## run 1
==> flow/design.v <==
`timescale 1ns / 1ps
module clockDivider(input clk, rst, output reg clk_out, output tick);
reg [31:0] count; 
parameter n = 20;
always @ (posedge(clk), posedge(rst)) begin 
if (rst == 1'b1)
count <= 32'b0;
else if (count == n-1)
count <= 32'b0;
else
count <= count + 1;
end
always @ (posedge(clk), posedge(rst)) begin
if (rst == 1'b1)
clk_out <= 1'b0;
else if (count == n-1)
  clk_out <= ~clk_out;
else
 clk_out <= clk_out;
end
assign tick = (count == n-1) & ~clk_out;
endmodule
`timescale 1ns / 1ps
module refreshCounter(
input clk,
input rst,
input en,
output reg[1:0] refreshcounter
    );
    always@(posedge clk, posedge rst)
    if (rst)
    refreshcounter <= 2'd0;
    else if (en)
    refreshcounter <= refreshcounter +1; 
endmodule
`timescale 1ns / 1ps
module anodeControl(
input [1:0] refreshcounter,
output reg [3:0] anode
    );
    always @(refreshcounter)
    begin 
    case(refreshcounter)
    2'b00:
      anode= 4'b1110;
    2'b01:
      anode= 4'b1101;
    2'b10:
      anode= 4'b1011;
    2'b11:
      anode= 4'b0111;
      endcase
      end
endmodule
`timescale 1ns / 1ps
module increment(
input clk,
input rst,
input en,
input button,
output reg [3:0]in 
    );
        reg push_f;
       reg push_sync;
       reg push_sync_f;
       wire push_edge;
       always@(posedge clk, posedge rst) begin
       if (rst) begin
           push_f <= 1'b0;
           push_sync <= 1'b0;
       end else if (en) begin
           push_f <= button;
           push_sync <= push_f;    
       end
       end
       always @(posedge clk, posedge rst) begin
       if (rst) begin
           push_sync_f <= 1'b0;
       end else if (en) begin
           push_sync_f <= push_sync;
           end
       end
       assign push_edge = push_sync & ~push_sync_f;
       always @(posedge clk, posedge rst)
       begin
       if(rst)begin
       in<=0;
       end
       else if (en && push_edge)
       begin
          if (in!=9)
          in<=in+1;
          else
          in<=0;
          end
      end
endmodule
module operations(
input clk,
input en,
input [4:0] operation,
input reset,
input [3:0] dig1, dig2, dig3, dig4,
output reg [13:0] result,
output reg  negative_sign,
output reg dot
    );
    reg [7:0] num1, num2;
    always @(posedge clk) begin
      if (en) begin
        if (reset == 1) begin
            num1 <= 0;
            num2 <= 0;
        end
        else begin
            num1 <= (dig1 * 10) + dig2;
            num2 <= (dig3 * 10) + dig4;
        end
      end
    end
    always @(posedge (clk))
     begin
      if (en) begin
        if (reset == 1) begin
            result <= 16'b0;
             negative_sign <= 0;
             dot<=0;
        end
        else if (operation[0] == 1) begin     
            result <= num1 + num2;
             negative_sign <= 0;
             dot<=1;
        end
        else if (operation[1] == 1) begin     
          if (num1==num2) begin
                      result <= 0;
                      negative_sign <= 0;
                      dot<=1;
                  end
            if (num1>num2) begin
                result <= num1 - num2;
                negative_sign <= 0;
                dot<=1;
            end
            if (num2>num1) begin
                result <= num2 - num1;
                negative_sign <=  1;
                dot<=1;
            end
        end
        else if (operation[2] == 1) begin     
            result <= num1 * num2;
             negative_sign <= 0;
             dot<=1;
        end
        else if (operation[3] == 1) begin     
            result <= (num2 == 0) ? 14'd0 : num1 / num2;
             negative_sign <= 0;
            dot<=1;
        end
         else if (operation[4] == 1) begin     
                   result<= (num1 *100) + num2;
                    negative_sign <= 0;
                   dot<=0;
               end
        else
        begin
        result<= (num1 *100) + num2;
        negative_sign <= 0;
        dot<=0;
        end
      end
   end
endmodule
`timescale 1ns / 1ps
module seperate_results(input clk,
input en,
input [13:0] result,
output reg [3:0] final1, final2, final3, final4
    );
    always @(posedge clk) begin
        if (en) begin
        final1<= (result)%10;
        final2<= (result/10)%10;
        final3<= (result/100)%10;
        final4<= (result/1000)%10;
        end
    end
endmodule
module seven_seg(
input clk,
input rst,
input en,
input [3:0] in,
input dot,
output reg [7:0] out
    );
    always @(posedge(clk)) begin
                  if (en) begin
                    case(in)
                        4'b0000:             
                        out[6:0] <= 7'b0000001;    
                        4'b0001:             
                         out[6:0] <= 7'b1001111;
                        4'b0010:             
                         out[6:0] <= 7'b0010010; 
                        4'b0011:             
                         out[6:0] <= 7'b0000110;
                        4'b0100:             
                         out[6:0] <= 7'b1001100;
                        4'b0101:             
                         out[6:0] <= 7'b0100100;
                        4'b0110:             
                         out[6:0] <= 7'b0100000;
                        4'b0111:             
                         out[6:0] <= 7'b0001111;
                        4'b1000:             
                         out[6:0] <= 7'b0000000;
                        4'b1001:             
                         out[6:0] <= 7'b0000100;
                        4'b1010: 
                         out[6:0] <= 7'b1111110;                        
                        default:
                         out[6:0] <= out[6:0];
                    endcase 
                    out[7] <= dot;
                  end
    end
endmodule
`timescale 1ns / 1ps
module BCDcontrol(
input [7:0] digit1,
input [7:0] digit2,
input [7:0] digit3,
input [7:0] digit4,
input [1:0] refreshcounter,
output reg [7:0] outDigit
    );
    always @(*)
        begin 
        case(refreshcounter)
        2'd0:
          outDigit= digit1;
        2'd1:
          outDigit= digit2;
        2'd2:
          outDigit= digit3;
        2'd3:
          outDigit= digit4;
          endcase
          end
endmodule
module topmodule( input clk,
input rst,
output [3:0] anode,
output [7:0] cathode,
input B1, B2, B3, B4,
input [4:0] operation);
wire refreshclock;
wire refreshtick;
wire [1:0] refreshcounter;
wire [3:0] digit1;
wire [3:0] digit2;
wire [3:0] digit3;
wire [3:0] digit4;
wire [7:0] digit1disp;
wire [7:0] digit2disp;
wire [7:0] digit3disp;
wire [7:0] digit4disp;
wire dot;
wire [3:0] final1, final2, final3, final4; 
wire [13:0] result;     
wire negative_sign;                
clockDivider refreshclockGenerator( .clk(clk),.clk_out(refreshclock),.tick(refreshtick),.rst(rst));
refreshCounter counter(.clk(clk),.rst(rst),.en(refreshtick),.refreshcounter(refreshcounter));
anodeControl anodeControl(.refreshcounter(refreshcounter),.anode(anode));
increment case1(.clk(clk), .en(refreshtick), .rst(rst),.button(B1),.in(digit1));
increment case2(.clk(clk), .en(refreshtick), .rst(rst),.button(B2),.in(digit2));
increment case3(.clk(clk), .en(refreshtick), .rst(rst),.button(B3),.in(digit3));
increment case4(.clk(clk), .en(refreshtick), .rst(rst),.button(B4),.in(digit4));
operations operate(.clk(clk), .en(refreshtick),.operation(operation), .reset(rst), .dig1(digit1), .dig2(digit2), .dig3(digit3),.dig4(digit4), .result(result), .negative_sign(negative_sign),.dot(dot));
seperate_results seperate(.clk(clk), .en(refreshtick), .result(result), .final1(final1), .final2(final2), .final3(final3), .final4(final4));
seven_seg display1(.clk(clk), .en(refreshtick),.in(final1),.dot(1'b1),.rst(rst),.out(digit1disp));
seven_seg display2(.clk(clk), .en(refreshtick),.in(final2),.dot(1'b1),.rst(rst),.out(digit2disp));
seven_seg display3(.clk(clk), .en(refreshtick),.in(final3),.dot(dot),.rst(rst),.out(digit3disp));
seven_seg display4(.clk(clk), .en(refreshtick),.in((negative_sign) ? 4'b1010 : final4),.dot(1'b1),.rst(rst),.out(digit4disp)); 
BCDcontrol control(.digit1(digit1disp), .digit2(digit2disp),.digit3(digit3disp), .digit4(digit4disp),.refreshcounter(refreshcounter),.outDigit(cathode));
endmodule
export LEC_CHECK = 0
export CAP_MARGIN = 20
export CELL_PAD_IN_SITES_DETAIL_PLACEMENT = 1
export CORE_MARGIN = 2
export CORE_UTILIZATION = 40
export PLACE_DENSITY = 0.65
export SLEW_MARGIN = 20
export TNS_END_PERCENT = 30
create_clock -name core_clock -period 32.0 [get_ports {clk}]
run.sh (not shown) runs the stock make flow with config.mk's settings and CLKGATE_MAP_FILE=.
Run 1 finished end to end and its layout was clean on timing, DRC and antenna.
Relative to run 1, the following input files were edited for run 2:
Settings: CELL_PAD_IN_SITES_DETAIL_PLACEMENT: 1 -> unset; PLACE_DENSITY: 0.65 -> unset; TNS_END_PERCENT: 30 -> unset.
==> results <==
- Combinational share of power essentially unchanged between run 1 and run 2.
- From run 1 to run 2 the numbers moved as follows: number of antenna violations at the first check in global routing moved up; required time of the critical path moved down; number of gates on the worst path with buffers counted moved up.
- [compare] base=run 1 new=run 2: I/O pin count level; highest attainable clock frequency climbed 0.99%; total vias in the final route went down by 727; minimum hold slack decreased 0.055 ns.
- Setup slack ends up lower on run 1.
- Number of vias per cell after detailed routing: run 2 < run 1
### run 2 -> run 3
Settings: CORE_UTILIZATION: 40 -> 48; the clock period (ns, I/O delays scaled along): 32.0 -> 30.0.
[summary]
Run 3: all stages complete, timing, DRC and antenna checks passed. Number of cell instances on the worst register-to-register path ended up 3 lower on run 3 than on run 2. On part of the total power dissipated in the clock network: run 3 sits above run 2. Higher post-layout period usage of the worst path among run 3 and run 2: run 3. Compared with run 2, row count in run 3 decreased by a little under 10%. Re combinational power: run 2 was lower than run 3. Taking run 2 as the reference, in run 3 worst hold slack climbed 0.045 ns, post-route worst setup slack down 0.63 ns.
Edits applied to the flow inputs when going from run 3 to run 4:
Settings: setting TNS_END_PERCENT to 5 for the first time; changing CORE_UTILIZATION from 48 to 70; setting PLACE_DENSITY to 0.65 for the first time; setting ABC_AREA to 1 for the first time; changing the clock period (ns, I/O delays scaled along) from 30.0 to 20.0.
Notes after the runs:
Run status, run 4: aborted in global routing, error ODB-0269
Run 4 vs run 3, summed standard-cell area reported by yosys went down by 1.1%.
Height of the die sits lower in run 4 than in run 3.
Reported for run 3 and run 4, number of synthesized register bits turned out identical to the last digit.
Run 3 ended up with AND-OR/OR-AND gates as its dominant kind of combinational cell; run 4 ended up with simple AND/OR/NAND/NOR gates.
## Diff of input files: run 5 against run 4
Settings: SETUP_SLACK_MARGIN newly set to -0.5; TNS_END_PERCENT removed (was 5); CORE_UTILIZATION changed from 70 to 71; the clock period (ns, I/O delays scaled along) changed from 20.0 to 21.6.
Notes after the runs:
Run 5: complete, dirty (setup timing). Run 4 has a higher quantity of gates resized following cts than run 5. Compared with run 4, run 5 shows a overall die area that is 410 sq um lower. Relative to run 4, the floorplan die width of run 5 is lower by 0.69%. Comparing run 5 and run 4, height of the die is higher on run 4.
Power and IR drop assume default switching activity.
